run A:
Design pt100_temp, start of the top module:
module pt100_temp (
    input  wire        clk,
    input  wire        rst,
    input  wire        in_valid,
    output wire        in_ready,
    input  wire [11:0] yk,
    output wire        out_valid,
    output wire [27:0] temp,
    output wire [27:0] temp_filt,
    output wire        alarm
    );
Size: roughly 0.083 sq mm of cells after synthesis.
Settings: LEC_CHECK=0, CAP_MARGIN=20, CORE_MARGIN=2, CORE_UTILIZATION=40, PLACE_DENSITY=0.6, SLEW_MARGIN=20; clock period 14.7 ns.
run.sh (not shown) runs the stock make flow with config.mk's settings and CLKGATE_MAP_FILE=.
The flow completed for run A, but it is not clean: the layout still shows setup timing.
[inputs] run B vs run A
Settings: SETUP_SLACK_MARGIN now 2.03, previously not set; PLACE_DENSITY no longer set, was 0.6; CORE_UTILIZATION now 72, was 40; PLACE_DENSITY_LB_ADDON now 0.0, previously not set; the clock period (ns, I/O delays scaled along) now 18.6, was 14.7.
==> results <==
Relative to run A, final area decreased by 13% in run B. Run B: all stages complete, timing, DRC and antenna checks passed. Although run A finished all stages, its layout failed final checks on setup timing. In the reports for run A and run B, the larger global-route wire length before repair belongs to run B. In run B, the power share of the clock group came out 0.3 points below the value in run A. For the number of antenna diodes, run B came in 2 higher than run A did. Summary: with run A as the reference, met2 wirelength from detailed routing in run B moved up by a few percent. In run B, non-clock buffer count is lower than in run A.
[inputs] run C vs run B
Settings: PLACE_DENSITY_LB_ADDON: 0.0 -> unset; CORE_UTILIZATION: 72 -> 40; PLACE_DENSITY: unset -> 0.6; SETUP_SLACK_MARGIN: 2.03 -> unset; the clock period (ns, I/O delays scaled along): 18.6 -> 22.1.
Notes after the runs:
Between run B and run C, largest incremental delay on the critical path is higher for run C, run B comes in under that.
Comparing run C with run B, the area of all sequential standard cells came out essentially unchanged.
Looking at least setup slack across all paths after layout across both flows, run C is the stronger of the two, with run B trailing.
Delta (run C minus run B): via count of the first global-routing pass shows a reduction of 10337, number of vias per cell after detailed routing shows a reduction of about 18%, clock-cell share of area shows an increase of 0.16 points.
Run C ended up with sky130_fd_sc_hd__o41ai_1 as its slowest library cell on the worst path; run B ended up with sky130_fd_sc_hd__fa_1.
Against run B, the final cell area of run C is lower.
The global routing usage on met3 of run C is lower than that of run B.
Core utilization: run C lower than run B
The following lists how run D was set up differently from run C:
Settings: putting TNS_END_PERCENT at 5 where nothing was set; swapping 20 for 35 in SLEW_MARGIN; putting CTS_CLUSTER_DIAMETER at 170 where nothing was set; putting GPL_ROUTABILITY_DRIVEN at 1 where nothing was set; putting ABC_AREA at 1 where nothing was set; putting SETUP_SLACK_MARGIN at 0.26 where nothing was set; putting MIN_ROUTING_LAYER at met1 where nothing was set; swapping 40 for 59 in CORE_UTILIZATION; clearing PLACE_DENSITY, which used to be 0.6; putting PLACE_DENSITY_LB_ADDON at 0.18 where nothing was set; swapping 22.1 for 14.7 in the clock period (ns, I/O delays scaled along).
==> comparison <==
- Out of run D and run C, the only run to close with the timing, DRC and antenna checks passing was run C.
- Re share of power burned in registers: run C was higher than run D.
- Layout overhead on the synthesized area: run D and run C compared, higher one is run D
- [compare] base=run C new=run D: count of placed standard cells in the final layout, fillers left out went up; minimum setup slack in the final design now sits lower.
--- input diff run D..run E ---
Settings: clearing CTS_CLUSTER_DIAMETER, which used to be 170; swapping 59 for 72 in CORE_UTILIZATION; swapping 0.26 for 5.0 in SETUP_SLACK_MARGIN; swapping 35 for 20 in SLEW_MARGIN; clearing ABC_AREA, which used to be 1; clearing MIN_ROUTING_LAYER, which used to be met1; clearing TNS_END_PERCENT, which used to be 5; swapping 0.18 for 0.0 in PLACE_DENSITY_LB_ADDON; clearing GPL_ROUTABILITY_DRIVEN, which used to be 1; swapping 14.7 for 18.6 in the clock period (ns, I/O delays scaled along).
==> results <==
What the final checks of run E revealed, after a flow that finished every stage, was a layout that fails on capacitance limit, slew limit.
Number of buffer and inverter stages on the critical path in run E is 14 lower than in run D
Measured against run D, the net switching component of the power of run E comes out at 0.62 times the reference value.
In the reports for run E and run D, the smaller layout-stage area growth over the synthesis result belongs to run E.
Max-slew violation count in run E is 5 above run D.
NOTE layout multi-input combinational cell count run D->run E decreased by more than 10%
Wire: run E routes less than run D
Taking run D as the reference point, the cell count of run E falls by 24%.
Relative to run E, the following input files were edited for run F:
Settings: setting CTS_CLUSTER_DIAMETER to 285 for the first time; removing PLACE_DENSITY_LB_ADDON (formerly 0.0); setting TNS_END_PERCENT to 20 for the first time; setting PLACE_DENSITY to 0.4 for the first time; removing SETUP_SLACK_MARGIN (formerly 5.0); setting CTS_CLUSTER_SIZE to 97 for the first time; changing CORE_UTILIZATION from 72 to 69; changing the clock period (ns, I/O delays scaled along) from 18.6 to 15.3.
### Flow results
Run E has lower die size than run F. Run F ends up with lower CTS H-tree depth than run E does. Relative to run E, HPWL after detailed placement has increased by 14% in run F. Run F did not finish; a tool error ended it in global routing. Although run E finished all stages, its layout failed final checks on capacitance limit, slew limit.
No activity file was given, so power comes from the tool's default toggle rates.
